[flow/run.sh]
#!/bin/bash
# the make line also repeats each setting of config.mk as NAME=value (left out here)
make -C /OpenROAD-flow-scripts/flow DESIGN_CONFIG=/design/flow/config.mk WORK_HOME=/design/flow/orfs CLKGATE_MAP_FILE= finish
[flow/design.v]
`timescale 1ns / 1ps
module Baud_Rate_Generator(
    input clk,
    input reset,
    output reg tx_clk,
    output reg rx_clk
    );
    reg [12:0] Counter_tx;
    reg [8:0] Counter_rx;
    always@(posedge clk)
    begin
        if(reset)
        begin
            Counter_tx <= 0;
            tx_clk <= 0;
        end
        else
        begin
            if(Counter_tx == 13'd5208)
            begin
                Counter_tx <= 0;
                tx_clk <= 1;
            end
            else
            begin
                Counter_tx <= Counter_tx + 1;
                tx_clk <= 0;
            end
        end
    end
    always@(posedge clk)
    begin
        if(reset)
        begin
            Counter_rx <= 0;
            rx_clk <= 0;
        end
        else
        begin
            if(Counter_rx == 9'd324)
            begin
                Counter_rx <= 0;
                rx_clk <= 1;
            end
            else
            begin
                Counter_rx <= Counter_rx + 1;
                rx_clk <= 0;
            end
        end
    end
endmodule
`timescale 1ns / 1ps
module synchronizer #(parameter width = 5)(
    input [width-1:0] data_in,
    input clk,
    input ce,
    input reset,
    output reg [width-1:0] data_out
    );
    reg [width-1:0] sync0;
    always@(posedge clk)
    begin
        if(reset)
        begin
            sync0 <= 0;
            data_out <= 0;
        end
        else if(ce)
        begin
            sync0 <= data_in;
            data_out <= sync0;
        end
    end
endmodule
`timescale 1ns / 1ps
module FIFO_wptr #(parameter FIFO_addr = 5)(
    input [FIFO_addr-1:0] rd_ptr_gr_syn,
    input clk,
    input wr_ce,
    input wr_en,
    input wr_reset,
    output wire [FIFO_addr-1:0] wr_ptr_gr,
    output reg [FIFO_addr-1:0] wr_ptr,
    output wire full,
    output reg wr_full
    );
    wire [FIFO_addr-1:0] rd_ptr;
    always@(posedge clk or posedge wr_reset)
    begin
        if(wr_reset)
        begin
            wr_ptr <= 0;
        end
        else if(wr_ce)
        begin
            if(wr_en && !full)
            begin
                wr_ptr <= wr_ptr + 1;
            end
        end
    end
    always@(posedge clk or posedge wr_reset)
    begin
        if(wr_reset)
        begin
            wr_full <= 0;
        end
        else if(wr_ce)
        begin
            wr_full <= full; 
        end
    end
    assign wr_ptr_gr = wr_ptr ^ (wr_ptr >> 1); 
    assign rd_ptr[FIFO_addr-1] = rd_ptr_gr_syn[FIFO_addr-1];
    genvar i;
    generate
        for(i=0;i<FIFO_addr-1;i=i+1)
        begin : g2b
            assign rd_ptr[i] = rd_ptr[i+1] ^ rd_ptr_gr_syn[i];
        end
    endgenerate
    assign full =   (wr_ptr[FIFO_addr-2:0] == rd_ptr[FIFO_addr-2:0]) &&
                    (wr_ptr[FIFO_addr-1]!=rd_ptr[FIFO_addr-1]);
endmodule
`timescale 1ns / 1ps
module FIFO_rptr #(parameter FIFO_addr = 5)(
    input [FIFO_addr-1:0] wr_ptr_gr_syn,
    input clk,
    input rd_ce,
    input rd_en,
    input rd_reset,
    output wire [FIFO_addr-1:0] rd_ptr_gr,
    output reg [FIFO_addr-1:0] rd_ptr,
    output wire rd_empty
    );
    reg empty;
    wire [FIFO_addr-1:0] wr_ptr;
    always@(posedge clk or posedge rd_reset)
    begin
        if(rd_reset)
        begin
            rd_ptr <= 0;
        end
        else if(rd_ce)
        begin
            if(rd_en && !rd_empty)
            begin
                rd_ptr <= rd_ptr + 1;
            end
        end
    end
    always@(posedge clk or posedge rd_reset)
    begin
        if(rd_reset)
        begin
            empty <= 0;
        end
        else if(rd_ce)
        begin
            empty <= rd_empty; 
        end
    end
    assign rd_ptr_gr = rd_ptr ^ (rd_ptr >> 1); 
    assign wr_ptr[FIFO_addr-1] = wr_ptr_gr_syn[FIFO_addr-1];
    genvar i;
    generate
        for(i=0;i<FIFO_addr-1;i=i+1)
        begin : g2b
            assign wr_ptr[i] = wr_ptr[i+1] ^ wr_ptr_gr_syn[i];
        end
    endgenerate
    assign rd_empty = (wr_ptr == rd_ptr) ? 1'b1 : 1'b0;
endmodule
`timescale 1ns / 1ps
module FIFO_mem #(parameter FIFO_Width = 8, parameter FIFO_Depth = 16,
            parameter FIFO_addr = 5)(
    input clk,
    input wr_ce,
    input wr_en,
    input wr_full,
    input wr_reset,
    input [FIFO_Width-1:0] wr_data,
    input [FIFO_addr-1:0] wr_ptr,
    input rd_ce,
    input rd_en,
    input rd_reset,
    input [FIFO_addr-1:0] rd_ptr,
    output reg [FIFO_Width-1:0] rd_data
    );
    wire wr_en_s;
    reg [FIFO_Width-1:0] mem [0:FIFO_Depth-1];
    integer i;
    assign wr_en_s = wr_en & ~wr_full;
    always@(posedge clk or posedge wr_reset)
    begin
        if(wr_reset)
        begin
            for(i=0;i<FIFO_Depth;i=i+1)
            begin
                mem[i] <= 0;
            end
        end
        else if(wr_ce)
        begin
            if(wr_en_s)
            begin
                mem[wr_ptr[FIFO_addr-2:0]] <= wr_data;
            end
        end
    end
    always@(posedge clk or posedge rd_reset)
    begin
        if(rd_reset)
        begin
            rd_data <= 0;
        end
        else if(rd_ce)
        begin
            if(rd_en)
            begin
                rd_data <= mem[rd_ptr[FIFO_addr-2:0]];
            end
        end
    end
endmodule
`timescale 1ns / 1ps
module FIFO #(  parameter FIFO_WIDTH = 8,
                parameter FIFO_DEPTH = 16,
                parameter FIFO_addr = 5)
    (
    input clk,
    input wr_ce,rd_ce,
    input wr_reset,rd_reset,
    input wr_en,rd_en,
    input [FIFO_WIDTH-1 : 0] data_in,
    output wire full,empty,
    output wire [FIFO_WIDTH-1:0] data_out
    );
    wire [FIFO_addr-1:0] wr_ptr_gr,wr_ptr,rd_ptr_gr,rd_ptr,wr_ptr_gr_syn,rd_ptr_gr_syn;
    wire full_now;
    FIFO_wptr F0 (  .rd_ptr_gr_syn(rd_ptr_gr_syn), .clk(clk), .wr_ce(wr_ce),
                    .wr_en(wr_en), .wr_reset(wr_reset),
                    .wr_ptr_gr(wr_ptr_gr), .wr_ptr(wr_ptr),
                    .full(full_now), .wr_full(full));
    synchronizer F1 (.data_in(wr_ptr_gr), .clk(clk), .ce(rd_ce), .reset(rd_reset),
                        .data_out(wr_ptr_gr_syn));
    FIFO_rptr F2 (  .wr_ptr_gr_syn(wr_ptr_gr_syn), .clk(clk), .rd_ce(rd_ce),
                    .rd_en(rd_en), .rd_reset(rd_reset),
                    .rd_ptr_gr(rd_ptr_gr), .rd_ptr(rd_ptr),
                    .rd_empty(empty));
    synchronizer F3 (.data_in(rd_ptr_gr), .clk(clk), .ce(wr_ce), .reset(wr_reset),
                        .data_out(rd_ptr_gr_syn));
    FIFO_mem F4 (   .clk(clk), .wr_ce(wr_ce), .rd_ce(rd_ce),
                    .wr_reset(wr_reset), .rd_reset(rd_reset),
                    .wr_en(wr_en), .rd_en(rd_en), .wr_full(full_now),
                    .wr_ptr(wr_ptr), .rd_ptr(rd_ptr),
                    .wr_data(data_in), .rd_data(data_out));
endmodule
`timescale 1ns / 1ps
module UART_TX #(   parameter Width = 8,
                    parameter Depth = 16,
                    parameter Addr = 5)(
    input clk,
    input tx_ce,
    input reset,
    input tx_start,
    input [7:0] tx_data,
    output tx_busy,
    output reg tx_serial
    );
    localparam  IDLE = 3'b000,
                START = 3'b001,
                DATA = 3'b010,
  				PARITY = 3'b011,
                STOP = 3'b100;
    reg [2:0] state, next_state;
    reg [2:0] count;
    reg [7:0] data_reg;
  	wire parity_bit;
    always@(posedge clk or posedge reset)
    begin
        if(reset)
        begin
            state <= IDLE;
        end
        else if(tx_ce)
        begin
            state <= next_state;
        end
    end
    always@(*)
    begin
        case(state)
            IDLE:   next_state = tx_start ? START : IDLE;
            START:  next_state = DATA;
          	DATA:   next_state = (count == 7) ? PARITY : DATA;
          	PARITY:	next_state = STOP;
            STOP:   next_state = IDLE;
            default:next_state = IDLE;
        endcase
    end
    always@(posedge clk or posedge reset)
    begin
        if(reset)
        begin
            count <= 0;
            data_reg <= 0;
        end
        else if(tx_ce)
        begin
            case(state)
                IDLE:   begin
                            count <= 0;
                            data_reg <= 0;
                        end
                START:  begin
                            count <= 0;
                            data_reg <= tx_data;
                        end
                DATA:   begin
                            count <= count + 1'b1;
                        end
                STOP:   begin
                            count <= 0;
                        end
                default:count <= 0;
            endcase
        end
    end
    always@(posedge clk or posedge reset)
    begin
        if(reset)
        begin
            tx_serial <= 1;
        end
        else if(tx_ce)
        begin
            case(state)
                IDLE:   begin
                            tx_serial <= 1'b1;
                        end
                START:  begin
                            tx_serial <= 1'b0; 
                        end
                DATA:   begin
                            tx_serial <= data_reg[count]; 
                        end
              	PARITY:	begin
                  			tx_serial <= parity_bit; 
                		end
                STOP:   begin
                            tx_serial <= 1'b1; 
                        end
                default:tx_serial <= 1'b1;
            endcase
        end
    end
    assign parity_bit = ^data_reg; 
    assign tx_busy = (state != IDLE);
endmodule
`timescale 1ns / 1ps
module UART_RX #(   parameter Width = 8,
                    parameter Depth = 16,
                    parameter Addr = 5)(
    input clk,
    input rx_ce,
    input reset,
    input rx_serial,
    output rx_busy,
    output [7:0] rx_data,
    output reg rx_done
    );
    localparam  IDLE = 3'b000,
                START = 3'b001,
                DATA = 3'b010,
                HOLD1 = 3'b011,
                HOLD2 = 3'b100,
  				PARITY = 3'b101,
                STOP = 3'b110;
    reg [2:0] state, next_state;
    reg [2:0] count;
    reg [7:0] data_reg;
    reg [7:0] sample_cnt;
  	wire parity_bit;
    always@(posedge clk or posedge reset)
    begin
        if(reset)
        begin
            state <= IDLE;
        end
        else if(rx_ce)
        begin
            state <= next_state;
        end
    end
    always@(*)
    begin
        case(state)
            IDLE:   next_state = rx_serial ? IDLE : START;
            START:  next_state = (sample_cnt == 16) ? DATA : START;
          	DATA:   next_state = ((count == 7) && (sample_cnt == 16)) ? PARITY : DATA;
          	PARITY:	next_state = (sample_cnt == 16) ? ((parity_bit != rx_serial) ? IDLE : STOP) : PARITY;  
            STOP:   next_state = (sample_cnt == 16) ? (rx_serial ? IDLE : STOP) : STOP;
            default:next_state = IDLE;
        endcase
    end
    always@(posedge clk or posedge reset)
    begin
        if(reset)
        begin
            data_reg <= 8'd0;
            rx_done <= 1'b0;
            count <= 0;
        end
        else if(rx_ce)
        begin
            rx_done <= 0;
            if((state == DATA || state == START) && sample_cnt == 16)
            begin
                count <= count + 1;
                data_reg <= {rx_serial,data_reg[7:1]};
            end
            else if((state == STOP) && sample_cnt == 16)
            begin
                if(rx_serial)  
                begin
                    rx_done <= 1'b1;  
                end
                else
                begin
                    rx_done <= 1'b0;
                end
            end
        end
    end
    always@(posedge clk or posedge reset)
    begin
        if(reset)
        begin
            sample_cnt <= 0;
        end
        else if(rx_ce)
        begin
            if(sample_cnt == 16)
            begin
                sample_cnt <= 0;
            end
            else if(state == IDLE)
                sample_cnt <= 0;
            else
            begin
                sample_cnt <= sample_cnt + 1;
            end
        end
    end
    assign parity_bit = ^data_reg; 
    assign rx_busy = (state != IDLE);
	assign rx_data = data_reg;
endmodule
`timescale 1ns / 1ps
module UART_FIFO(
    input clk,
    input reset,
    input [7:0] data_in,
    input data_valid,
    output [7:0] data_out
    );
    wire tx_clk, rx_clk;
    wire tx_fifo_full, tx_fifo_empty;
    wire rx_fifo_full, rx_fifo_empty;
    wire tx_busy,rx_busy; 
    wire rx_done;
    wire [7:0] tx_fifo_data_out;
    wire [7:0] rx_data;
    wire serial_data;
    reg tx_start;
    wire tx_fifo_wr_en;
    reg tx_fifo_rd_en;
    reg rx_fifo_wr_en;
    wire rx_fifo_rd_en;
    assign tx_fifo_wr_en = data_valid;
    assign rx_fifo_rd_en = ~rx_fifo_empty;
    always@(posedge clk or posedge reset)
    begin
        if(reset)
        begin
            tx_start <= 0;
            tx_fifo_rd_en <= 0;
        end
        else if(tx_clk)
        begin
            if((tx_fifo_empty==0)&&(tx_busy==0)&&(tx_start==0))
            begin
                tx_start <= 1'b1;
                tx_fifo_rd_en <= 1'b1;
            end
            else
            begin
                tx_start <= 1'b0;
                tx_fifo_rd_en <= 1'b0;
            end
        end
    end
    always@(posedge clk or posedge reset)
    begin
        if(reset)
        begin
            rx_fifo_wr_en <= 0;
        end
        else if(rx_clk)
        begin
            rx_fifo_wr_en <= ~rx_fifo_full & rx_done;
        end
    end
    Baud_Rate_Generator m0 (.clk(clk), .reset(reset),
                .tx_clk(tx_clk), .rx_clk(rx_clk));
    UART_TX m1 (.clk(clk), .tx_ce(tx_clk), .reset(reset),
                .tx_start(tx_start), .tx_data(tx_fifo_data_out),
                .tx_busy(tx_busy), .tx_serial(serial_data));
    FIFO m2 (.clk(clk), .wr_ce(1'b1), .rd_ce(tx_clk),  
                .wr_reset(reset), .rd_reset(reset),
                .wr_en(tx_fifo_wr_en), .rd_en(tx_fifo_rd_en),
                .data_in(data_in),
                .full(tx_fifo_full), .empty(tx_fifo_empty),
                .data_out(tx_fifo_data_out));
    UART_RX m3 (.clk(clk), .rx_ce(rx_clk), .reset(reset),
                .rx_serial(serial_data),
                .rx_busy(rx_busy), .rx_data(rx_data),
                .rx_done(rx_done));
    FIFO m4 (.clk(clk), .wr_ce(rx_clk), .rd_ce(1'b1),  
                .wr_reset(reset), .rd_reset(reset),
                .wr_en(rx_fifo_wr_en), .rd_en(rx_fifo_rd_en),
                .data_in(rx_data),
                .full(rx_fifo_full), .empty(rx_fifo_empty),
                .data_out(data_out));
endmodule
[flow/config.mk]
export PLATFORM = sky130hd
export DESIGN_NAME = UART_FIFO
export DESIGN_NICKNAME = UART_FIFO
export VERILOG_FILES = /design/flow/design.v
export SDC_FILE = /design/flow/constraint.sdc
export NUM_CORES = 4
export LEC_CHECK = 0
export CAP_MARGIN = 20
export CORE_MARGIN = 2
export CORE_UTILIZATION = 72
export CTS_CLUSTER_SIZE = 93
export HOLD_SLACK_MARGIN = -0.07
export PLACE_DENSITY = 0.35
export SETUP_SLACK_MARGIN = 0.92
export SLEW_MARGIN = 20
[flow/constraint.sdc]
create_clock -name core_clock -period 3.43 [get_ports {clk}]
set_input_delay 0.6860 -clock core_clock [delete_from_list [all_inputs] [get_ports {clk}]]
set_output_delay 0.6860 -clock core_clock [all_outputs]
set_load 0.01 [all_outputs]
==> flow_metrics.tcl, run 1 <==
# metrics dict for downstream scripts
set metrics [dict create \
    placed_cells 1803 \
    wirelength_um 43600 \
    antenna_cells 0 \
    p_leak_nw 9.00 \
    crit_chain "xnor2_1, mux2i_1, o22ai_2, buf_4, a21oi_2, mux2_2" \
    warnings 62 \
    p_sw_share_pct 30.0 \
    path_class "reg2reg" \
    h-tree-depth 2 \
    fin_util_pct 81.8 \
    portBuffers 18 \
    synth_flops 399 \
    relSlewSlack_pct 43.5 \
    top_area_share_pct 45.0 \
    ys_seq_share_pct 52.2 \
    crit_slowest_cell "a21oi_2" \
    maxCapViolCount 0 \
    drtAntennaViolNets 0 \
    synth.distinct_cells 74 \
    first_pass_iters 7 \
    ys_sh_simple_pct 7.85 \
    nFillCells 1459 \
    hp-class "in2async" \
    worstPathArrival_ps 2950 \
    p_per_area_nw_per_um2 644 \
    avgSynthCellArea_um2 12.2 \
    top_cells_by_count "dfrtp_1 (333), mux2_2 (272), nand2_1 (75)" \
    path_delay_family "AND-OR/OR-AND gates" \
    synthFlopType "dfrtp_1" \
    critical_path.endpoint "m4.F4.mem[8][7]" \
    worstPathBufferInverterCount 1 \
    core-area_um2 25200 \
    async_flop_share_pct 84.0 \
    p_total_w 0.0133 \
    worst_pin_slew_ps 845 \
    top_cell "dfrtp_1" \
    cts_tree "built" \
    crit_cells 6 \
    cts_hold_buf 0 \
    reg2regPathDepth 6 \
    syn-instance-count 1514 \
    finalMaxSlewViolations 0 \
    clk_pin_slew_worst_paths_ps 60 \
    ys_warn_count 9 \
    num_vias 12400 \
    period_used_pct 74.0 \
    grt_setup_unrepaired "yes" \
    nets 1581 \
    power_combinational_w 0.00280 \
    r2r-start "m4.F0.wr_ptr[2]" \
    crit_start "m4.F0.wr_ptr[2]" \
    gp_congestion 0.956 \
    fin_cells 1880 \
    fp-row-count 58 \
    required_ps 3840 \
    ys_sh_mux_pct 18.9 \
    chipHeight_um 164 \
    seq-power_w 0.00616 \
    p_int_w 0.00929 \
    skew_ps 13.8 \
    via_per_inst 6.62 \
    grt_pass1_wl_um 69700 \
    fp_util_pct 73.5 \
    power.group.top "sequential cells" \
    rrSetupSlack_ps 890 \
    grt_overflow_total 0 \
    combPwrFrac_pct 21.1 \
    dp_hpwl_um 27700 \
    wire_per_inst_um 23.2 \
    chip_area_um2 27000 \
    antenna_found_initial 0 \
    synthAdderAreaFrac_pct 3.11 \
    top_cells_by_area "dfrtp_1 (45%), mux2_2 (17%), dfxtp_1 (6.9%)" \
    peakVddDrop_mv 0.598 \
    synth_nets 1571 \
    edf_count 0 \
    ys_top_logic_family "multiplexers" \
    power.share.clock_pct 32.5 \
    area_growth_pct 11.4 \
    status "no timing/DRC/antenna violations" \
    ys_cells 1514 \
    cts_buffers 40 \
    ys_area_um2 18500 \
    rr_endpoint "m4.F4.mem[8][7]" \
    io_pins 19 \
    setup_violations 0 \
    drtIter0Drc 1137 \
    clock_latency_ps 530 \
    fmax_mhz 394 \
    seqPwrFrac_pct 46.4 \
    cts-root-buf "clkbuf_16" \
    cts_buffer_depth 3 \
    min_period_ps 2540 \
    crit_path_max_fanout 20 \
    p_sw_w 0.00398 \
    xor_share_pct 3.56 \
    grt_pass1_vias 12600 \
    gr-usage-all-layers_pct 33.3 \
    mappedNetlistArea_um2 18500 \
    clkSinkCount 399 \
    p_clk_w 0.00431 \
    setup_ws_ps 893 \
    place_ws_ps 853 \
    yosysTopAreaCell "dfrtp_1" \
    finalHoldViolCount 0 \
    ys_sh_aoi_pct 11.4 \
    die_w_um 164 \
    worstSetupEndpointType "flip-flop" \
    max_stage_delay_ps 590 \
    grt_max_degree 129 \
    startpoint_type "flip-flop" \
    drcViolationCount 0 \
]
## layout make-up
type	instances	area (µm²)	area share, %
clock buffers	57	1190	5.76
clock inverters	11	109	0.528
inverters	47	180	0.874
multi-input cells	982	8490	41.2
flip-flops and latches	399	9670	46.9
well taps	330	413	2.00
repair buffers	54	558	2.71
## metrics by stage
step / hold WS [ps] / setup TNS [ps] / instance area (µm²)
3_3_place_gp: 420 / 0 / 19000
4_1_cts: 329 / 0 / 20400
6_report: 331 / 0 / 20600
2_1_floorplan: 414 / -624620 / 18500
5_1_grt: 359 / 0 / 20600
3_5_place_dp: 422 / 0 / 19000
## per-layer routing
metal,part of all wire (%),track usage [%],up-vias
met4,3.3,13.2,0
met3,6.3,5.43,100
met1,41,43.4,6337
met5,0,0,-
li1,-,-,5517
met2,50,55.9,486
## what timing repair did
| item | CTS | global route |
|---|---|---|
| gates resized | 8 | 29 |
| setup endpoints to repair | 68 | 178 |
| cloned | 0 | 0 |
| setup buffers | 3 | 6 |
| pin swaps | 0 | 5 |
==> inputs of run 2 (changes only) <==
ABC_AREA = 1   (was default)
CELL_PAD_IN_SITES_DETAIL_PLACEMENT = 1   (was default)
CORE_ASPECT_RATIO = 0.81   (was default)
CORE_UTILIZATION = 30   (was 72)
CTS_CLUSTER_DIAMETER = 253   (was default)
CTS_CLUSTER_SIZE = default   (was 93)
HOLD_SLACK_MARGIN = default   (was -0.07)
PLACE_DENSITY = default   (was 0.35)
SETUP_SLACK_MARGIN = 1.25   (was 0.92)
TNS_END_PERCENT = 35   (was default)
clock period = 4.49 ns   (was 3.43 ns; I/O delays follow)
==> flow_metrics.tcl, run 2 <==
# metrics dict for downstream scripts
set metrics [dict create \
    status "no timing/DRC/antenna violations" \
    fmax_mhz 358 \
    cts_hold_buf 0 \
    first_pass_iters 5 \
    register_area_um2 9670 \
    antenna_cells 0 \
    placed_cells 3265 \
    ys_area_um2 19700 \
    power.group.top "sequential cells" \
    async_flop_share_pct 84.0 \
    edf_count 0 \
    via_per_inst 5.09 \
    setup_violations 0 \
    crit_slowest_cell "nand3_4" \
    fin_tns_setup_ps 0 \
    worstSetupEndpointType "flip-flop" \
    max_stage_delay_ps 690 \
    place_ws_ps 1680 \
    ys_sh_mux_pct 0.515 \
    crit_start "m2.F0.wr_ptr[0]" \
    worst_pin_slew_ps 1220 \
    clock_latency_ps 570 \
    top_cells_by_area "dfrtp_1 (42%), nand2_1 (21%), dfxtp_1 (6.5%)" \
    xor_share_pct 2.27 \
    p_sw_share_pct 31.4 \
    logic_area_um2 8750 \
    worstHoldPathCells 2 \
    portBuffers 18 \
    ys_seq_share_pct 49.1 \
    r2r-start "m2.F0.wr_ptr[0]" \
    core-area_um2 64800 \
    ys_sh_simple_pct 35.0 \
    p_leak_nw 11.1 \
    drtAntennaViolNets 0 \
    rr_endpoint "m2.F4.mem[7][1]" \
    ys_sh_aoi_pct 3.75 \
    skew_ps 29.6 \
    period_used_pct 62.3 \
    path_class "reg2reg" \
    p_clk_w 0.00360 \
    fin_util_pct 33.8 \
    final_area_um2 21900 \
    drtIter0Drc 1316 \
    seqPwrFrac_pct 46.0 \
    wire_per_inst_um 17.9 \
    setup_ws_ps 1690 \
    cts-root-buf "clkbuf_16" \
    min_from "m4.F1.sync0[1]" \
    seq-power_w 0.00451 \
    synth_nets 2530 \
    chipHeight_um 234 \
    fp_util_pct 30.3 \
    reg2regPathDepth 9 \
    cts_buffer_depth 3 \
    io_pins 19 \
    whs_endpoint "m4.F1.data_out[1]" \
    power.share.clock_pct 36.7 \
    finalHoldViolCount 0 \
    ys_warn_count 9 \
    cts_tree "built" \
    clkSinkCount 399 \
    relSlewSlack_pct 18.3 \
    avgSynthCellArea_um2 7.96 \
    ys_top_logic_family "simple AND/OR/NAND/NOR gates" \
    top_area_share_pct 42.4 \
    crit_cells 9 \
    area_growth_pct 11.5 \
    yosysTopAreaCell "dfrtp_1" \
    critical_path.endpoint "m2.F4.mem[7][1]" \
    warnings 53 \
    finalMaxSlewViolations 0 \
    place_area_um2 20500 \
    ctsResizeCount 0 \
    chip_area_um2 67700 \
    grt_overflow_total 0 \
    grt_setup_unrepaired "no" \
    worstPathBufferInverterCount 1 \
    path_delay_family "simple AND/OR/NAND/NOR gates" \
    mappedNetlistArea_um2 19700 \
    rrSetupSlack_ps 1690 \
    post-cts-setup-buffers 0 \
    power_combinational_w 0.00170 \
    wirelength_um 59900 \
    grt_pass1_vias 17400 \
    nets 2506 \
    worstPathArrival_ps 3290 \
    p_int_w 0.00673 \
    peakVddDrop_mv 0.233 \
    grt_max_degree 91 \
    gr-usage-all-layers_pct 17.9 \
    drcViolationCount 0 \
    p_sw_w 0.00308 \
    cts_buffers 42 \
    syn-instance-count 2473 \
    die_w_um 289 \
    synthAdderAreaFrac_pct 2.93 \
    grt_pass1_wl_um 97200 \
    maxCapViolCount 0 \
    clk_pin_slew_worst_paths_ps 70 \
    antenna_found_initial 0 \
    nFillCells 7846 \
    num_vias 17000 \
    ys_cells 2473 \
    min_period_ps 2800 \
    h-tree-depth 2 \
    combPwrFrac_pct 17.3 \
    crit_chain "xor2_1, or2_2, nand3_1, nor2_1, nand3_4, buf_4, nand3_1, nand2_1, nand2_1" \
    synth_flops 399 \
    fp-row-count 84 \
    fin_cells 3342 \
    dp_hpwl_um 39900 \
    required_ps 4990 \
    crit_path_max_fanout 67 \
    startpoint_type "flip-flop" \
    synthFlopType "dfrtp_1" \
    hp-class "reg2reg" \
    synth.distinct_cells 45 \
    p_per_area_nw_per_um2 447 \
    gp_congestion 0.841 \
    top_cells_by_count "nand2_1 (1094), dfrtp_1 (333), nand4_1 (184)" \
    top_cell "nand2_1" \
]
-- run 2: cell type report --
| type | instances | area share, % |
|---|---|---|
| well taps | 860 | 4.90 |
| inverters | 190 | 3.28 |
| clock buffers | 62 | 5.69 |
| repair buffers | 32 | 1.46 |
| multi-input cells | 1784 | 39.9 |
| clock inverters | 15 | 0.713 |
| flip-flops and latches | 399 | 44.1 |
-- run 2: per-layer routing --
| metal | track usage [%] | share of wire [%] | vias up |
|---|---|---|---|
| li1 | - | - | 7954 |
| met1 | 24.9 | 46 | 8471 |
| met2 | 28.9 | 45 | 470 |
| met3 | 2.76 | 5.6 | 109 |
| met4 | 5.00 | 2.5 | 0 |
| met5 | 0 | 0 | - |
-- run 2: stage by stage --
stage,hold slack [ps],power [W]
global route,432,0.0103
global placement,394,0.00616
finish,405,0.00981
floorplan,388,0.00567
CTS,406,0.00988
detailed placement,397,0.00624
==> inputs of run 3 (changes only) <==
CELL_PAD_IN_SITES_DETAIL_PLACEMENT = default   (was 1)
CORE_ASPECT_RATIO = 1.45   (was 0.81)
CORE_UTILIZATION = 72   (was 30)
CTS_CLUSTER_DIAMETER = 363   (was 253)
CTS_CLUSTER_SIZE = 10   (was default)
HOLD_SLACK_MARGIN = 0.27   (was default)
PLACE_DENSITY = 0.42   (was default)
SETUP_SLACK_MARGIN = 1.02   (was 1.25)
SLEW_MARGIN = 35   (was 20)
TNS_END_PERCENT = default   (was 35)
clock period = 3.43 ns   (was 4.49 ns; I/O delays follow)
==> flow_metrics.tcl, run 3 <==
# metrics dict for downstream scripts
set metrics [dict create \
    dp_hpwl_um 37900 \
    worstPathArrival_ps 2780 \
    edf_count 0 \
    h-tree-depth 2 \
    fin_cells 2832 \
    setup_violations 0 \
    p_per_area_nw_per_um2 579 \
    avgSynthCellArea_um2 7.96 \
    via_per_inst 6.18 \
    fmax_mhz 427 \
    seqPwrFrac_pct 47.8 \
    syn-instance-count 2473 \
    grt_max_degree 104 \
    ys_sh_aoi_pct 3.75 \
    worstPathBufferInverterCount 2 \
    top_area_share_pct 42.4 \
    reg2regPathDepth 10 \
    wire_per_inst_um 20.2 \
    num_vias 17500 \
    cts-root-buf "clkbuf_16" \
    seq-power_w 0.00594 \
    async_flop_share_pct 84.0 \
    fp_util_pct 73.5 \
    xor_share_pct 2.27 \
    critical_path.endpoint "m2.F4.rd_data[0]" \
    final_area_um2 21400 \
    worst_pin_slew_ps 948 \
    ys_top_logic_family "simple AND/OR/NAND/NOR gates" \
    portBuffers 18 \
    grt_overflow_total 0 \
    antenna_found_initial 0 \
    r2r-start "m2.F2.rd_ptr[2]" \
    chipHeight_um 203 \
    clk_pin_slew_worst_paths_ps 60 \
    top_cells_by_count "nand2_1 (1094), dfrtp_1 (333), nand4_1 (184)" \
    ys_sh_simple_pct 35.0 \
    yosysTopAreaCell "dfrtp_1" \
    finalMaxSlewViolations 0 \
    whs_endpoint "m4.F1.data_out[2]" \
    path_delay_family "simple AND/OR/NAND/NOR gates" \
    p_int_w 0.00852 \
    first_pass_iters 6 \
    p_sw_w 0.00391 \
    fp-row-count 72 \
    crit_chain "inv_1, ha_1, nand2_1, inv_1, nand2_1, nand4_1, nor4_1, nand2_1, nand2_1, nand2_1" \
    fin_util_pct 80.2 \
    drcViolationCount 0 \
    mappedNetlistArea_um2 19700 \
    p_leak_nw 11.1 \
    max_stage_delay_ps 500 \
    warnings 58 \
    combPwrFrac_pct 18.2 \
    power_combinational_w 0.00226 \
    min_from "m4.F1.sync0[2]" \
    period_used_pct 68.2 \
    rrSetupSlack_ps 1090 \
    synthAdderAreaFrac_pct 2.93 \
    ys_area_um2 19700 \
    ys_sh_mux_pct 0.515 \
    cts_buffers 45 \
    min_period_ps 2340 \
    crit_start "m2.F2.rd_ptr[2]" \
    ys_seq_share_pct 49.1 \
    crit_slowest_cell "nor4_1" \
    die_w_um 141 \
    worstSetupEndpointType "flip-flop" \
    synth_nets 2530 \
    crit_path_max_fanout 7 \
    synth.distinct_cells 45 \
    skew_ps 23.2 \
    worstHoldPathCells 2 \
    cts_buffer_depth 3 \
    gp_congestion 1.03 \
    core-area_um2 26800 \
    clkSinkCount 399 \
    maxCapViolCount 0 \
    top_cells_by_area "dfrtp_1 (42%), nand2_1 (21%), dfxtp_1 (6.5%)" \
    path_common_cell "nand2_1" \
    drtIter0Drc 1653 \
    relSlewSlack_pct 36.6 \
    gr-usage-all-layers_pct 40.6 \
    fin_tns_setup_ps 0 \
    ys_cells 2473 \
    io_pins 19 \
    grt_pass1_vias 17400 \
    p_clk_w 0.00423 \
    power.group.top "sequential cells" \
    area_growth_pct 9.02 \
    fin_hold_ws_ps 405 \
    placed_cells 2753 \
    top_cell "nand2_1" \
    crit_cells 10 \
    status "no timing/DRC/antenna violations" \
    drtAntennaViolNets 0 \
    required_ps 3870 \
    grt_pass1_wl_um 91100 \
    place_area_um2 20000 \
    grt_setup_unrepaired "no" \
    startpoint_type "flip-flop" \
    power.share.clock_pct 34.0 \
    antenna_cells 0 \
    hp-class "reg2reg" \
    nets 2532 \
    synth_flops 399 \
    wirelength_um 57200 \
    rr_endpoint "m2.F4.rd_data[0]" \
    peakVddDrop_mv 0.633 \
    p_sw_share_pct 31.4 \
    synthFlopType "dfrtp_1" \
    chip_area_um2 28700 \
    finalHoldViolCount 0 \
    path_class "reg2reg" \
    cts_tree "built" \
    ys_warn_count 9 \
    clock_latency_ps 560 \
]
==> run 3: final cells by class <==
type,instances,area (µm²)
flip-flops and latches,399,9670
multi-input cells,1787,8910
fillers,1833,5310
clock buffers,71,1220
inverters,190,728
repair buffers,52,503
well taps,333,417
==> run 3: metal layers <==
metal / track usage (%) / vias up / part of all wire [%]
met4: 33.0 / 0 / 9.7
met3: 6.08 / 335 / 7.5
met2: 67.9 / 957 / 49
li1: - / 7989 / -
met1: 46.0 / 8232 / 34
met5: 0 / - / 0
==> run 3: repair_timing <==
action,4_1_cts,5_1_grt
endpoints found under the setup margin,224,281
buffers inserted,0,5
pin swaps,2,4
endpoints found under the hold margin,0,0
resized,8,33
gates cloned,3,0
hold buffers,0,0
==> run 3: through the flow <==
step | setup WS [ps] | total power, W
after floorplan | 1230 | 0.00742
after global placement | 819 | 0.00803
after detailed placement | 695 | 0.00813
after CTS | 1000 | 0.0123
after global routing | 980 | 0.0130
final | 1090 | 0.0124
==> inputs of run 4 (changes only) <==
ABC_AREA = default   (was 1)
CORE_ASPECT_RATIO = default   (was 1.45)
CORE_UTILIZATION = 32   (was 72)
CTS_CLUSTER_DIAMETER = default   (was 363)
CTS_CLUSTER_SIZE = default   (was 10)
HOLD_SLACK_MARGIN = default   (was 0.27)
PLACE_DENSITY = default   (was 0.42)
SETUP_SLACK_MARGIN = default   (was 1.02)
SLEW_MARGIN = 20   (was 35)
clock period = 20.8 ns   (was 3.43 ns; I/O delays follow)
==> flow_metrics.tcl, run 4 <==
# metrics dict for downstream scripts
set metrics [dict create \
    fin_cells 2309 \
    syn-instance-count 1514 \
    core-area_um2 57500 \
    combPwrFrac_pct 19.5 \
    ys_seq_share_pct 52.2 \
    crit_path_max_fanout 109 \
    power.group.top "sequential cells" \
    seqPwrFrac_pct 44.6 \
    p_int_w 0.00157 \
    h-tree-depth 2 \
    crit_cells 4 \
    fmax_mhz 153 \
    clock_latency_ps 570 \
    peakVddDrop_mv 0.0684 \
    grt_overflow_total 0 \
    r2r-start "m2.F2.rd_ptr[1]" \
    path_common_cell "buf_4" \
    warnings 55 \
    portBuffers 18 \
    first_pass_iters 5 \
    worstPathBufferInverterCount 4 \
    grt_pass1_vias 12100 \
    antenna_cells 0 \
    hp-class "reg2reg" \
    min_period_ps 6560 \
    ys_cells 1514 \
    top_cells_by_area "dfrtp_1 (45%), mux2_2 (17%), dfxtp_1 (6.9%)" \
    top_area_share_pct 45.0 \
    edf_count 0 \
    power_combinational_w 0.000432 \
    cts_buffers 43 \
    setup_violations 0 \
    mappedNetlistArea_um2 18500 \
    area_growth_pct 13.2 \
    dp_hpwl_um 26700 \
    seq-power_w 0.000989 \
    avgSynthCellArea_um2 12.2 \
    xor_share_pct 3.56 \
    path_delay_family "buffers and inverters" \
    grt_max_degree 110 \
    synthFlopType "dfrtp_1" \
    path_class "in2async" \
    fp-row-count 88 \
    gp_congestion 0.779 \
    chipHeight_um 244 \
    synth_nets 1571 \
    top_cells_by_count "dfrtp_1 (333), mux2_2 (272), nand2_1 (75)" \
    via_per_inst 5.16 \
    min_from "m4.F1.sync0[2]" \
    required_ps 21340 \
    nets 1567 \
    cts_buffer_depth 3 \
    rrSetupSlack_ps 18030 \
    crit_start "reset" \
    power.share.clock_pct 36.0 \
    ys_top_logic_family "multiplexers" \
    wire_per_inst_um 18.4 \
    finalMaxSlewViolations 0 \
    p_sw_share_pct 29.2 \
    clk_pin_slew_worst_paths_ps 60 \
    maxCapViolCount 0 \
    rr_endpoint "m2.F4.rd_data[4]" \
    period_used_pct 31.5 \
    die_w_um 244 \
    num_vias 11900 \
    drtAntennaViolNets 0 \
    ctsResizeCount 0 \
    relSlewSlack_pct 27.8 \
    cts_hold_buf 0 \
    drcViolationCount 0 \
    ys_sh_simple_pct 7.85 \
    skew_ps 26.2 \
    placed_cells 2230 \
    p_per_area_nw_per_um2 106 \
    worst_pin_slew_ps 1080 \
    io_pins 19 \
    yosysTopAreaCell "dfrtp_1" \
    cts_tree "built" \
    p_leak_nw 8.99 \
    worstSetupEndpointType "asynchronous set/reset pin" \
    crit_chain "buf_2, inv_8, buf_4, buf_4" \
    top_cell "dfrtp_1" \
    whs_endpoint "m4.F1.data_out[2]" \
    synth_flops 399 \
    reg2regPathDepth 7 \
    worstHoldPathCells 1 \
    grt_setup_unrepaired "no" \
    ys_sh_aoi_pct 11.4 \
    ys_warn_count 9 \
    status "no timing/DRC/antenna violations" \
    clkSinkCount 399 \
    ys_sh_mux_pct 18.9 \
    fin_tns_setup_ps 0 \
    critical_path.endpoint "m2.F4.mem[3][4]" \
    worstPathArrival_ps 7100 \
    synthAdderAreaFrac_pct 3.11 \
    chip_area_um2 59800 \
    grt_pass1_wl_um 68700 \
    antenna_found_initial 0 \
    gr-usage-all-layers_pct 14.3 \
    p_clk_w 0.000797 \
    fp_util_pct 32.2 \
    wirelength_um 42600 \
    async_flop_share_pct 84.0 \
    max_stage_delay_ps 900 \
    finalHoldViolCount 0 \
    post-cts-setup-buffers 0 \
    ys_area_um2 18500 \
    p_sw_w 0.000646 \
    drtIter0Drc 892 \
    nFillCells 5610 \
    cts-root-buf "clkbuf_16" \
    synth.distinct_cells 74 \
    startpoint_type "input pin" \
    crit_slowest_cell "buf_4" \
]
-- run 4: area by class of cell --
cell class / count / area (µm²) / share of cell area, %
Clock buffer: 63 / 1300 / 6.22
Inverter: 47 / 184 / 0.878
Clock inverter: 16 / 203 / 0.968
Timing Repair Buffer: 37 / 318 / 1.52
Tap cell: 765 / 957 / 4.57
Sequential cell: 399 / 9670 / 46.2
Multi-Input combinational cell: 982 / 8310 / 39.7
-- run 4: per-stage QoR --
stage	area, µm²	worst slack, ps	hold slack, ps	total power, W	util, %
floorplan	18500	7320	414	0.00130	-
global placement	19400	13560	427	0.00142	33.8
detailed placement	19400	13460	421	0.00143	33.8
CTS	20900	14080	436	0.00224	36.4
global route	20900	13760	450	0.00233	36.4
finish	20900	14240	428	0.00222	36.4
-- run 4: per-layer routing --
layer,vias up,wire [µm],global-route usage (%)
li1,5506,-,-
met5,-,0,0
met3,60,2090,3.00
met1,6108,18800,18.5
met2,233,20600,24.1
met4,0,1070,4.14
==> inputs of run 5 (changes only) <==
CAP_MARGIN = 15   (was 20)
CORE_ASPECT_RATIO = 0.51   (was default)
CORE_UTILIZATION = 40   (was 32)
CTS_CLUSTER_SIZE = 10   (was default)
HOLD_SLACK_MARGIN = -0.1   (was default)
MAX_ROUTING_LAYER = met5   (was default)
MIN_ROUTING_LAYER = met2   (was default)
PLACE_DENSITY_LB_ADDON = 0.05   (was default)
SETUP_SLACK_MARGIN = 1.26   (was default)
SLEW_MARGIN = 5   (was 20)
clock period = 20.0 ns   (was 20.8 ns; I/O delays follow)
==> flow_metrics.tcl, run 5 <==
# metrics dict for downstream scripts
set metrics [dict create \
    mappedNetlistArea_um2 18500 \
    ctsResizeCount 0 \
    fmax_mhz 177 \
    crit_start "data_valid" \
    fin_tns_setup_ps 0 \
    power.share.clock_pct 33.6 \
    maxCapViolCount 0 \
    grt_setup_unrepaired "no" \
    place_area_um2 19300 \
    num_vias 16600 \
    worst_pin_slew_ps 1270 \
    worstHoldPathCells 1 \
    setup_violations 0 \
    syn-instance-count 1514 \
    grt_pass1_wl_um 79500 \
    chip_area_um2 48100 \
    cts_tree "built" \
    portBuffers 18 \
    synthFlopType "dfrtp_1" \
    clkSinkCount 399 \
    max_stage_delay_ps 830 \
    top_area_share_pct 45.0 \
    area_growth_pct 11.1 \
    r2r-start "m2.F2.rd_ptr[3]" \
    yosysTopAreaCell "dfrtp_1" \
    finalHoldViolCount 0 \
    post-cts-setup-buffers 0 \
    fp_util_pct 40.4 \
    worstPathBufferInverterCount 1 \
    min_period_ps 5660 \
    cts-root-buf "clkbuf_16" \
    clk_pin_slew_worst_paths_ps 60 \
    peakVddDrop_mv 0.0599 \
    cts_buffer_depth 3 \
    nFillCells 4284 \
    fin_util_pct 44.9 \
    ys_seq_share_pct 52.2 \
    crit_path_max_fanout 17 \
    synth_nets 1571 \
    path_delay_family "buffers and inverters" \
    ys_sh_aoi_pct 11.4 \
    hp-class "reg2reg" \
    io_pins 19 \
    xor_share_pct 3.56 \
    relSlewSlack_pct 15.5 \
    async_flop_share_pct 84.0 \
    ys_warn_count 9 \
    path_class "in2reg" \
    top_cell "dfrtp_1" \
    required_ps 20440 \
    seq-power_w 0.00104 \
    power.group.top "sequential cells" \
    grt_overflow_total 0 \
    via_per_inst 7.68 \
    setup_ws_ps 14340 \
    synth.distinct_cells 74 \
    worstPathArrival_ps 6100 \
    drcViolationCount 0 \
    nets 1574 \
    min_from "m2.F3.sync0[2]" \
    p_clk_w 0.000771 \
    wirelength_um 52700 \
    whs_endpoint "m2.F3.data_out[2]" \
    grt_pass1_vias 19600 \
    fp-row-count 56 \
    reg2regPathDepth 6 \
    first_pass_iters 11 \
    final_area_um2 20600 \
    worstSetupEndpointType "flip-flop" \
    fin_cells 2163 \
    top_cells_by_area "dfrtp_1 (45%), mux2_2 (17%), dfxtp_1 (6.9%)" \
    ys_area_um2 18500 \
    drtAntennaViolNets 0 \
    p_sw_share_pct 31.9 \
    crit_chain "clkdlybuf4s50_1, nand3_1, a21oi_2, mux2_2" \
    avgSynthCellArea_um2 12.2 \
    core-area_um2 45800 \
    rrSetupSlack_ps 16550 \
    combPwrFrac_pct 21.2 \
    gr-usage-all-layers_pct 33.1 \
    period_used_pct 28.3 \
    placed_cells 2076 \
    top_cells_by_count "dfrtp_1 (333), mux2_2 (272), nand2_1 (75)" \
    ys_cells 1514 \
    startpoint_type "input pin" \
    cts_buffers 45 \
    skew_ps 16.1 \
    ys_top_logic_family "multiplexers" \
    crit_cells 4 \
    critical_path.endpoint "m2.F4.mem[5][3]" \
    p_int_w 0.00156 \
    clock_latency_ps 560 \
    drtIter0Drc 1759 \
    crit_slowest_cell "clkdlybuf4s50_1" \
    dp_hpwl_um 34400 \
    edf_count 0 \
    ys_sh_simple_pct 7.85 \
    p_per_area_nw_per_um2 112 \
    seqPwrFrac_pct 45.2 \
    antenna_found_initial 0 \
    synthAdderAreaFrac_pct 3.11 \
    p_sw_w 0.000732 \
    gp_congestion 0.866 \
    power_combinational_w 0.000486 \
    grt_max_degree 178 \
    chipHeight_um 158 \
    wire_per_inst_um 24.4 \
    ys_sh_mux_pct 18.9 \
    synth_flops 399 \
    cts_hold_buf 0 \
    rr_endpoint "m2.F4.rd_data[2]" \
    place_ws_ps 13870 \
    p_leak_nw 8.87 \
    warnings 59 \
    finalMaxSlewViolations 0 \
    h-tree-depth 2 \
    die_w_um 305 \
    status "no timing/DRC/antenna violations" \
]
## run 5: routing by layer
metal  track usage, %  wire (µm)  up-vias  part of all wire, %
li1                 -          -     5462                    -
met1                -          0     5920                    0
met2             28.7      21600     4884                   41
met3             55.1      28100      309                   53
met4             5.09       2000       32                  3.8
met5             27.9       1080        -                  2.0
## run 5: area by class of cell
type,count,area [µm²],area share (%)
flip-flops and latches,399,9670,47.0
diodes,3,7.51,0.0365
inverters,47,184,0.894
clock buffers,81,1260,6.13
multi-input cells,982,8310,40.4
well taps,609,762,3.71
repair buffers,42,368,1.79
## run 5: stage by stage
stage / hold WS (ps) / total power, W
floorplan: 414 / 0.00135
global placement: 436 / 0.00150
detailed placement: 426 / 0.00151
CTS: 449 / 0.00226
global route: 463 / 0.00239
finish: 446 / 0.00230
==> inputs of run 6 (changes only) <==
ABC_AREA = 1   (was default)
CORE_UTILIZATION = 37   (was 40)
CTS_CLUSTER_SIZE = 49   (was 10)
TNS_END_PERCENT = 25   (was default)
==> flow_metrics.tcl, run 6 <==
# metrics dict for downstream scripts
set metrics [dict create \
    power.group.top "sequential cells" \
    r2r-start "m4.F2.rd_ptr[2]" \
    gp_congestion 1.01 \
    first_pass_iters 10 \
    p_sw_share_pct 34.0 \
    drcViolationCount 0 \
    chip_area_um2 55100 \
    ctsResizeCount 0 \
    logic_area_um2 8750 \
    nets 2525 \
    drtIter0Drc 3502 \
    relSlewSlack_pct 5.35 \
    fin_cells 3223 \
    power_combinational_w 0.000427 \
    syn-instance-count 2473 \
    clk_pin_slew_worst_paths_ps 70 \
    p_per_area_nw_per_um2 105 \
    worstSetupEndpointType "asynchronous set/reset pin" \
    ys_area_um2 19700 \
    ys_sh_simple_pct 35.0 \
    startpoint_type "input pin" \
    grt_overflow_total 0 \
    cts_buffers 42 \
    place_area_um2 20400 \
    io_pins 19 \
    top_cells_by_area "dfrtp_1 (42%), nand2_1 (21%), dfxtp_1 (6.5%)" \
    mappedNetlistArea_um2 19700 \
    fp-row-count 60 \
    finalMaxSlewViolations 0 \
    fin_tns_setup_ps 0 \
    drtAntennaViolNets 0 \
    combPwrFrac_pct 18.6 \
    top_area_share_pct 42.4 \
    top_cell "nand2_1" \
    grt_pass1_wl_um 113000 \
    synth_nets 2530 \
    setup_violations 0 \
    async_flop_share_pct 84.0 \
    cts-root-buf "clkbuf_16" \
    crit_start "reset" \
    ys_sh_mux_pct 0.515 \
    wirelength_um 74400 \
    cts_buffer_depth 3 \
    placed_cells 3130 \
    skew_ps 12.8 \
    whs_endpoint "m2.F3.data_out[0]" \
    rrSetupSlack_ps 16080 \
    wire_per_inst_um 23.1 \
    status "no timing/DRC/antenna violations" \
    portBuffers 18 \
    die_w_um 327 \
    period_used_pct 30.9 \
    p_leak_nw 11.2 \
    p_clk_w 0.000842 \
    num_vias 23800 \
    fp_util_pct 37.4 \
    power.share.clock_pct 36.7 \
    p_sw_w 0.000781 \
    clock_latency_ps 590 \
    path_common_cell "buf_4" \
    p_total_w 0.00230 \
    worst_pin_slew_ps 1410 \
    synthFlopType "dfrtp_1" \
    final_area_um2 21900 \
    core-area_um2 52600 \
    seq-power_w 0.00103 \
    min_period_ps 6190 \
    rr_endpoint "m4.F4.rd_data[7]" \
    fmax_mhz 162 \
    worstHoldPathCells 2 \
    area_growth_pct 11.5 \
    ys_sh_aoi_pct 3.75 \
    reg2regPathDepth 10 \
    crit_slowest_cell "buf_12" \
    synth_flops 399 \
    crit_path_max_fanout 161 \
    hp-class "reg2reg" \
    ys_top_logic_family "simple AND/OR/NAND/NOR gates" \
    edf_count 0 \
    cts_hold_buf 0 \
    top_cells_by_count "nand2_1 (1094), dfrtp_1 (333), nand4_1 (184)" \
    seqPwrFrac_pct 44.8 \
    register_area_um2 9670 \
    antenna_found_initial 0 \
    via_per_inst 7.37 \
    path_delay_family "buffers and inverters" \
    grt_max_degree 162 \
    fin_util_pct 41.7 \
    required_ps 20560 \
    nFillCells 5337 \
    crit_chain "clkdlybuf4s50_1, buf_4, inv_8, buf_4, buf_12" \
    clkSinkCount 399 \
    ys_warn_count 9 \
    maxCapViolCount 0 \
    max_stage_delay_ps 730 \
    synthAdderAreaFrac_pct 2.93 \
    synth.distinct_cells 45 \
    ys_seq_share_pct 49.1 \
    min_from "m2.F3.sync0[0]" \
    finalHoldViolCount 0 \
    chipHeight_um 169 \
    worstPathArrival_ps 6750 \
    cts_tree "built" \
    gr-usage-all-layers_pct 41.2 \
    crit_cells 5 \
    grt_pass1_vias 26600 \
    h-tree-depth 2 \
    ys_cells 2473 \
    xor_share_pct 2.27 \
    critical_path.endpoint "m3.data_reg[2]" \
    avgSynthCellArea_um2 7.96 \
    p_int_w 0.00152 \
    peakVddDrop_mv 0.0488 \
    warnings 56 \
    post-cts-setup-buffers 0 \
    worstPathBufferInverterCount 5 \
    dp_hpwl_um 49300 \
    yosysTopAreaCell "dfrtp_1" \
    path_class "in2async" \
    grt_setup_unrepaired "no" \
]
-- run 6: metrics by stage --
stage               worst slack, ps  hold slack (ps)
detailed placement            13260              396
floorplan                      2570              388
global route                  13560              422
finish                        13810              393
CTS                           13870              395
global placement              13290              392
-- run 6: layout make-up --
class                   count  area share [%]
clock inverters             8           0.559
inverters                 190            3.28
flip-flops and latches    399            44.1
well taps                 713            4.07
repair buffers             51            2.21
diodes                     10           0.114
multi-input cells        1784            39.9
clock buffers              68            5.83
-- run 6: layer usage --
layer	wire length (µm)	track usage (%)	share of wire (%)	vias up
met5	2600	40.7	3.5	-
met1	0	-	0	8395
met4	3990	7.08	5.4	83
li1	-	-	-	7943
met3	39100	68.5	53	599
met2	28700	35.7	39	6735
==> inputs of run 7 (changes only) <==
ABC_AREA = default   (was 1)
CAP_MARGIN = 20   (was 15)
CORE_ASPECT_RATIO = default   (was 0.51)
CORE_UTILIZATION = 61   (was 37)
CTS_CLUSTER_SIZE = default   (was 49)
HOLD_SLACK_MARGIN = default   (was -0.1)
MAX_ROUTING_LAYER = default   (was met5)
MIN_ROUTING_LAYER = default   (was met2)
PLACE_DENSITY_LB_ADDON = default   (was 0.05)
SETUP_SLACK_MARGIN = 2.26   (was 1.26)
SLEW_MARGIN = 20   (was 5)
TNS_END_PERCENT = default   (was 25)
clock period = 15.5 ns   (was 20.0 ns; I/O delays follow)
==> flow_metrics.tcl, run 7 <==
# metrics dict for downstream scripts
set metrics [dict create \
    top_area_share_pct 45.0 \
    portBuffers 18 \
    grt_setup_unrepaired "no" \
    combPwrFrac_pct 20.0 \
    power_combinational_w 0.000573 \
    clkSinkCount 399 \
    antenna_cells 0 \
    whs_endpoint "m4.F1.data_out[2]" \
    worst_pin_slew_ps 1060 \
    clk_pin_slew_worst_paths_ps 60 \
    xor_share_pct 3.56 \
    reg2regPathDepth 5 \
    crit_slowest_cell "buf_4" \
    p_total_w 0.00286 \
    r2r-start "m2.F3.data_out[3]" \
    top_cells_by_count "dfrtp_1 (333), mux2_2 (272), nand2_1 (75)" \
    relSlewSlack_pct 28.2 \
    antenna_found_initial 0 \
    max_stage_delay_ps 830 \
    clock_latency_ps 530 \
    hp-class "reg2reg" \
    ys_warn_count 9 \
    syn-instance-count 1514 \
    worstPathBufferInverterCount 4 \
    fp_util_pct 62.3 \
    required_ps 16040 \
    yosysTopAreaCell "dfrtp_1" \
    worstHoldPathCells 1 \
    p_clk_w 0.000960 \
    path_class "in2async" \
    top_cells_by_area "dfrtp_1 (45%), mux2_2 (17%), dfxtp_1 (6.9%)" \
    worstPathArrival_ps 5460 \
    cts_tree "built" \
    maxCapViolCount 0 \
    crit_start "reset" \
    setup_violations 0 \
    avgSynthCellArea_um2 12.2 \
    drcViolationCount 0 \
    wire_per_inst_um 21.4 \
    dp_hpwl_um 26200 \
    synth_nets 1571 \
    ys_top_logic_family "multiplexers" \
    mappedNetlistArea_um2 18500 \
    worstSetupEndpointType "asynchronous set/reset pin" \
    critical_path.endpoint "m4.F4.mem[9][4]" \
    ctsResizeCount 0 \
    synth_flops 399 \
    edf_count 0 \
    power.group.top "sequential cells" \
    area_growth_pct 9.63 \
    drtIter0Drc 979 \
    busiest_layer "met2" \
    status "no timing/DRC/antenna violations" \
    cts_buffer_depth 3 \
    seq-power_w 0.00133 \
    synth.distinct_cells 74 \
    use_met2_pct 47.1 \
    cts_buffers 42 \
    wirelength_um 41300 \
    finalMaxSlewViolations 0 \
    seqPwrFrac_pct 46.4 \
    min_period_ps 4920 \
    fp-row-count 63 \
    die_w_um 178 \
    min_from "m4.F1.sync0[2]" \
    gp_congestion 0.823 \
    setup_ws_ps 10580 \
    gr-usage-all-layers_pct 26.9 \
    skew_ps 20.3 \
    io_pins 19 \
    core-area_um2 29700 \
    finalHoldViolCount 0 \
    cts-root-buf "clkbuf_16" \
    async_flop_share_pct 84.0 \
    ys_sh_aoi_pct 11.4 \
    warnings 55 \
    rrSetupSlack_ps 12830 \
    grt.met3_usage_pct 3.30 \
    via_per_inst 6.17 \
    grt_max_degree 84 \
    p_sw_w 0.000830 \
    top_cell "dfrtp_1" \
    ys_seq_share_pct 52.2 \
    grt_pass1_wl_um 66600 \
    h-tree-depth 2 \
    p_per_area_nw_per_um2 141 \
    ys_area_um2 18500 \
    grt_pass1_vias 12000 \
    nets 1566 \
    rr_endpoint "m2.F4.mem[7][6]" \
    startpoint_type "input pin" \
    grt_overflow_total 0 \
    path_delay_family "buffers and inverters" \
    synthFlopType "dfrtp_1" \
    crit_chain "buf_2, inv_8, buf_6, buf_4" \
    p_sw_share_pct 29.0 \
    place_ws_ps 9630 \
    cts_hold_buf 0 \
    synthAdderAreaFrac_pct 3.11 \
    ys_sh_mux_pct 18.9 \
    drtAntennaViolNets 0 \
    ys_cells 1514 \
    ys_sh_simple_pct 7.85 \
    use_met1_pct 35.4 \
    fin_tns_setup_ps 0 \
    first_pass_iters 6 \
    crit_cells 4 \
    chipHeight_um 178 \
    fmax_mhz 203 \
    period_used_pct 31.8 \
    p_leak_nw 8.89 \
    chip_area_um2 31700 \
    peakVddDrop_mv 0.108 \
    power.share.clock_pct 33.6 \
    p_int_w 0.00203 \
    crit_path_max_fanout 83 \
    num_vias 11900 \
    post-cts-setup-buffers 0 \
]
run 7: routing by layer:
metal	part of all wire [%]	vias up	wire, µm
li1	-	5502	-
met1	43	6068	17900
met2	50	249	20800
met3	4.0	68	1650
met4	2.4	0	986
met5	0	-	0
run 7: layout make-up:
type / instances / area, µm²
Inverter: 47 / 184
Multi-Input combinational cell: 982 / 8320
Clock buffer: 63 / 1230
Fill cell: 2250 / 9430
Tap cell: 390 / 488
Clock inverter: 10 / 77.6
Sequential cell: 399 / 9670
Timing Repair Buffer: 37 / 322
run 7: metrics by stage:
| stage | hold WS, ps | util, % | area (µm²) | std cells |
|---|---|---|---|---|
| floorplan | 414 | - | 18500 | 1514 |
| global placement | 418 | 63.8 | 19000 | 1855 |
| detailed placement | 421 | 63.8 | 19000 | 1855 |
| CTS | 432 | 68.2 | 20300 | 1928 |
| global route | 458 | 68.3 | 20300 | 1928 |
| finish | 433 | 68.3 | 20300 | 1928 |
==> inputs of run 8 (changes only) <==
ABC_AREA = 1   (was default)
CAP_MARGIN = 25   (was 20)
CELL_PAD_IN_SITES_DETAIL_PLACEMENT = 2   (was default)
CELL_PAD_IN_SITES_GLOBAL_PLACEMENT = 3   (was default)
CORE_MARGIN = 7   (was 2)
CORE_UTILIZATION = 34   (was 61)
CTS_CLUSTER_SIZE = 11   (was default)
GPL_ROUTABILITY_DRIVEN = 1   (was default)
GPL_TIMING_DRIVEN = 0   (was default)
HOLD_SLACK_MARGIN = -0.04   (was default)
MAX_ROUTING_LAYER = met5   (was default)
MIN_ROUTING_LAYER = met1   (was default)
SETUP_SLACK_MARGIN = -0.01   (was 2.26)
SLEW_MARGIN = 0   (was 20)
clock period = 5.33 ns   (was 15.5 ns; I/O delays follow)
==> flow_metrics.tcl, run 8 <==
# metrics dict for downstream scripts
set metrics [dict create \
    status "no timing/DRC/antenna violations" \
    path_delay_family "buffers and inverters" \
    hp-class "reg2reg" \
    crit_start "reset" \
    first_pass_iters 4 \
    p_sw_w 0.00283 \
    grt_pass1_vias 19300 \
    top_cells_by_count "nand2_1 (1094), dfrtp_1 (333), nand4_1 (184)" \
    p_clk_w 0.00358 \
    critical_path.endpoint "m4.F3.sync0[0]" \
    chipHeight_um 255 \
    ys_sh_simple_pct 35.0 \
    worstPathBufferInverterCount 5 \
    finalMaxSlewViolations 0 \
    die_w_um 255 \
    yosysTopAreaCell "dfrtp_1" \
    dp_hpwl_um 55000 \
    grt_setup_unrepaired "no" \
    wire_per_inst_um 22.9 \
    power_combinational_w 0.00155 \
    max_stage_delay_ps 600 \
    mappedNetlistArea_um2 19700 \
    gp_congestion 0.867 \
    gr-usage-all-layers_pct 23.8 \
    p_leak_nw 11.4 \
    power.group.top "sequential cells" \
    ys_top_logic_family "simple AND/OR/NAND/NOR gates" \
    antenna_cells 0 \
    min_from "m4.F1.sync0[1]" \
    min_period_ps 3340 \
    p_int_w 0.00609 \
    ys_cells 2473 \
    fmax_mhz 299 \
    crit_slowest_cell "clkdlybuf4s50_1" \
    synth_flops 399 \
    worstPathArrival_ps 3860 \
    place_ws_ps 1150 \
    crit_path_max_fanout 163 \
    via_per_inst 5.19 \
    synthAdderAreaFrac_pct 2.93 \
    edf_count 0 \
    area_growth_pct 14.5 \
    ys_sh_aoi_pct 3.75 \
    reg2regPathDepth 10 \
    p_sw_share_pct 31.8 \
    combPwrFrac_pct 17.3 \
    r2r-start "m4.F2.rd_ptr[1]" \
    clk_pin_slew_worst_paths_ps 60 \
    cts_hold_buf 0 \
    cts_buffer_depth 3 \
    fp_util_pct 34.2 \
    drcViolationCount 0 \
    skew_ps 20.8 \
    ys_warn_count 9 \
    period_used_pct 62.7 \
    fp-row-count 88 \
    syn-instance-count 2473 \
    whs_endpoint "m4.F1.data_out[1]" \
    cts_tree "built" \
    peakVddDrop_mv 0.212 \
    maxCapViolCount 0 \
    cts_buffers 50 \
    worstSetupEndpointType "flip-flop" \
    top_cell "nand2_1" \
    wirelength_um 76600 \
    path_class "in2reg" \
    power.share.clock_pct 40.1 \
    post-cts-setup-buffers 0 \
    nets 2593 \
    async_flop_share_pct 84.0 \
    synthFlopType "dfrtp_1" \
    io_pins 19 \
    ctsResizeCount 0 \
    place_area_um2 20800 \
    clock_latency_ps 600 \
    h-tree-depth 2 \
    rrSetupSlack_ps 2160 \
    ys_sh_mux_pct 0.515 \
    seq-power_w 0.00380 \
    rr_endpoint "m4.F4.rd_data[5]" \
    chip_area_um2 64800 \
    synth.distinct_cells 45 \
    avgSynthCellArea_um2 7.96 \
    setup_violations 0 \
    warnings 57 \
    final_area_um2 22500 \
    grt_max_degree 164 \
    setup_ws_ps 1990 \
    worstHoldPathCells 2 \
    clkSinkCount 399 \
    fin_util_pct 39.2 \
    path_common_cell "buf_16" \
    crit_chain "clkdlybuf4s50_1, inv_1, clkbuf_16, buf_16, buf_16, o21ai_0, nor2_1" \
    core-area_um2 57500 \
    crit_cells 7 \
    antenna_found_initial 0 \
    cts-root-buf "clkbuf_16" \
    finalHoldViolCount 0 \
    top_cells_by_area "dfrtp_1 (42%), nand2_1 (21%), dfxtp_1 (6.5%)" \
    startpoint_type "input pin" \
    drtAntennaViolNets 0 \
    grt_pass1_wl_um 118000 \
    required_ps 5850 \
    portBuffers 9 \
    top_area_share_pct 42.4 \
    num_vias 17300 \
    ys_area_um2 19700 \
    synth_nets 2530 \
    xor_share_pct 2.27 \
    relSlewSlack_pct 30.1 \
    drtIter0Drc 881 \
    ys_seq_share_pct 49.1 \
    worst_pin_slew_ps 1050 \
    seqPwrFrac_pct 42.6 \
    grt_overflow_total 0 \
    p_per_area_nw_per_um2 396 \
]
run 8: layout make-up:
| type | count | area (µm²) |
|---|---|---|
| Multi-Input combinational cell | 1784 | 8750 |
| Buffer | 100 | 563 |
| Sequential cell | 399 | 9670 |
| Inverter | 190 | 713 |
| Fill cell | 6660 | 34900 |
| Clock buffer | 84 | 1630 |
| Clock inverter | 10 | 105 |
| Timing Repair Buffer | 11 | 145 |
| Tap cell | 765 | 957 |
run 8: metal layers:
metal,track usage [%],wire length (µm),up-vias
li1,-,-,8121
met1,29.4,32900,8865
met2,43.5,39300,232
met3,2.44,1980,117
met4,7.63,2510,0
met5,0,0,-
run 8: stage by stage:
| step | instances | total power (W) | TNS (ps) | hold slack, ps |
|---|---|---|---|---|
| after floorplan | 2473 | 0.00477 | 0 | 388 |
| after global placement | 3247 | 0.00534 | -602890 | 391 |
| after detailed placement | 3249 | 0.00543 | 0 | 402 |
| after CTS | 3343 | 0.00907 | 0 | 410 |
| after global routing | 3343 | 0.00937 | 0 | 428 |
| final | 3343 | 0.00893 | 0 | 403 |
==> inputs of run 9 (changes only) <==
ABC_AREA = default   (was 1)
CAP_MARGIN = 20   (was 25)
CELL_PAD_IN_SITES_DETAIL_PLACEMENT = default   (was 2)
CELL_PAD_IN_SITES_GLOBAL_PLACEMENT = default   (was 3)
CORE_MARGIN = 2   (was 7)
CORE_UTILIZATION = 72   (was 34)
CTS_CLUSTER_SIZE = default   (was 11)
GPL_ROUTABILITY_DRIVEN = default   (was 1)
GPL_TIMING_DRIVEN = default   (was 0)
HOLD_SLACK_MARGIN = default   (was -0.04)
MAX_ROUTING_LAYER = default   (was met5)
MIN_ROUTING_LAYER = default   (was met1)
PLACE_DENSITY = 0.78   (was default)
SETUP_SLACK_MARGIN = default   (was -0.01)
SLEW_MARGIN = 20   (was 0)
clock period = 5.95 ns   (was 5.33 ns; I/O delays follow)
==> flow_metrics.tcl, run 9 <==
# metrics dict for downstream scripts
set metrics [dict create \
    whs_endpoint "m4.F1.data_out[2]" \
    skew_ps 24.3 \
    drcViolationCount 0 \
    peakVddDrop_mv 0.441 \
    required_ps 6340 \
    max_stage_delay_ps 760 \
    top_cells_by_count "dfrtp_1 (333), mux2_2 (272), nand2_1 (75)" \
    ys_warn_count 9 \
    cts_buffer_depth 3 \
    gp_congestion 0.901 \
    synth_flops 399 \
    wire_per_inst_um 21.9 \
    nFillCells 1558 \
    crit_chain "buf_2, clkinvlp_4, nand2_1, nor2_1" \
    power.share.clock_pct 32.1 \
    r2r-start "m2.F2.rd_ptr[1]" \
    ys_cells 1514 \
    ys_sh_aoi_pct 11.4 \
    p_total_w 0.00734 \
    grt_max_degree 172 \
    edf_count 0 \
    cts_buffers 40 \
    first_pass_iters 6 \
    gr-usage-all-layers_pct 31.4 \
    p_clk_w 0.00236 \
    antenna_cells 0 \
    mappedNetlistArea_um2 18500 \
    syn-instance-count 1514 \
    p_sw_w 0.00216 \
    period_used_pct 47.4 \
    grt_pass1_vias 12400 \
    via_per_inst 6.50 \
    ys_sh_simple_pct 7.85 \
    chip_area_um2 27000 \
    ys_area_um2 18500 \
    top_cells_by_area "dfrtp_1 (45%), mux2_2 (17%), dfxtp_1 (6.9%)" \
    ys_sh_mux_pct 18.9 \
    grt_pass1_wl_um 66300 \
    crit_slowest_cell "clkinvlp_4" \
    dp_hpwl_um 26000 \
    cts-root-buf "clkbuf_16" \
    path_delay_family "buffers and inverters" \
    combPwrFrac_pct 20.4 \
    power.group.top "sequential cells" \
    fp_util_pct 73.5 \
    power_combinational_w 0.00149 \
    ctsResizeCount 0 \
    clkSinkCount 399 \
    seqPwrFrac_pct 47.5 \
    crit_path_max_fanout 43 \
    nets 1564 \
    ys_top_logic_family "multiplexers" \
    num_vias 12100 \
    worstPathArrival_ps 3210 \
    p_sw_share_pct 29.4 \
    fin_tns_setup_ps 0 \
    top_area_share_pct 45.0 \
    clk_pin_slew_worst_paths_ps 60 \
    portBuffers 18 \
    ys_seq_share_pct 52.2 \
    maxCapViolCount 0 \
    relSlewSlack_pct 29.9 \
    synth_nets 1571 \
    seq-power_w 0.00349 \
    die_w_um 164 \
    drtAntennaViolNets 0 \
    cts_tree "built" \
    critical_path.endpoint "m0.Counter_tx[10]" \
    grt_setup_unrepaired "no" \
    post-cts-setup-buffers 0 \
    grt_overflow_total 0 \
    fp-row-count 58 \
    hp-class "reg2reg" \
    register_area_um2 9670 \
    async_flop_share_pct 84.0 \
    path_class "in2reg" \
    final_area_um2 20100 \
    synthFlopType "dfrtp_1" \
    clock_latency_ps 530 \
    finalMaxSlewViolations 0 \
    logic_area_um2 8310 \
    rr_endpoint "m2.F4.rd_data[4]" \
    core-area_um2 25200 \
    h-tree-depth 2 \
    avgSynthCellArea_um2 12.2 \
    p_leak_nw 8.86 \
    worstSetupEndpointType "flip-flop" \
    min_from "m4.F1.sync0[2]" \
    status "no timing/DRC/antenna violations" \
    xor_share_pct 3.56 \
    place_area_um2 18900 \
    p_per_area_nw_per_um2 364 \
    chipHeight_um 164 \
    top_cell "dfrtp_1" \
    finalHoldViolCount 0 \
    warnings 60 \
    rrSetupSlack_ps 3230 \
    crit_cells 4 \
    p_int_w 0.00518 \
    antenna_found_initial 0 \
    crit_start "reset" \
    min_period_ps 2820 \
    synth.distinct_cells 74 \
    reg2regPathDepth 7 \
    yosysTopAreaCell "dfrtp_1" \
    startpoint_type "input pin" \
    area_growth_pct 8.87 \
    worstHoldPathCells 1 \
    worst_pin_slew_ps 1030 \
    setup_violations 0 \
    worstPathBufferInverterCount 2 \
    drtIter0Drc 1171 \
    fmax_mhz 355 \
    cts_hold_buf 0 \
    io_pins 19 \
    synthAdderAreaFrac_pct 3.11 \
    wirelength_um 40800 \
]
==> run 9: layout make-up <==
class / count / share of cell area, %
Multi-Input combinational cell: 982 / 41.3
Clock inverter: 10 / 0.323
Tap cell: 330 / 2.05
Sequential cell: 399 / 48.0
Clock buffer: 59 / 5.77
Inverter: 47 / 0.894
Timing Repair Buffer: 37 / 1.70
==> run 9: metal layers <==
layer | share of wire, % | up-vias | wire length, µm | GRT usage, %
met5 | 0 | - | 0 | 0
met4 | 2.3 | 0 | 949 | 9.29
met3 | 5.4 | 67 | 2190 | 4.80
met2 | 50 | 383 | 20300 | 53.5
met1 | 42 | 6175 | 17300 | 41.9
li1 | - | 5482 | - | -
==> run 9: metrics by stage <==
| stage | instances | utilization (%) | hold WS [ps] | worst slack (ps) |
|---|---|---|---|---|
| floorplan | 1514 | - | 414 | -905 |
| global placement | 1795 | 75.1 | 424 | 2630 |
| detailed placement | 1795 | 75.1 | 424 | 2560 |
| CTS | 1864 | 80.0 | 437 | 3110 |
| global route | 1864 | 80.0 | 462 | 2830 |
| finish | 1864 | 80.0 | 435 | 3130 |
Power and IR drop assume default switching activity.
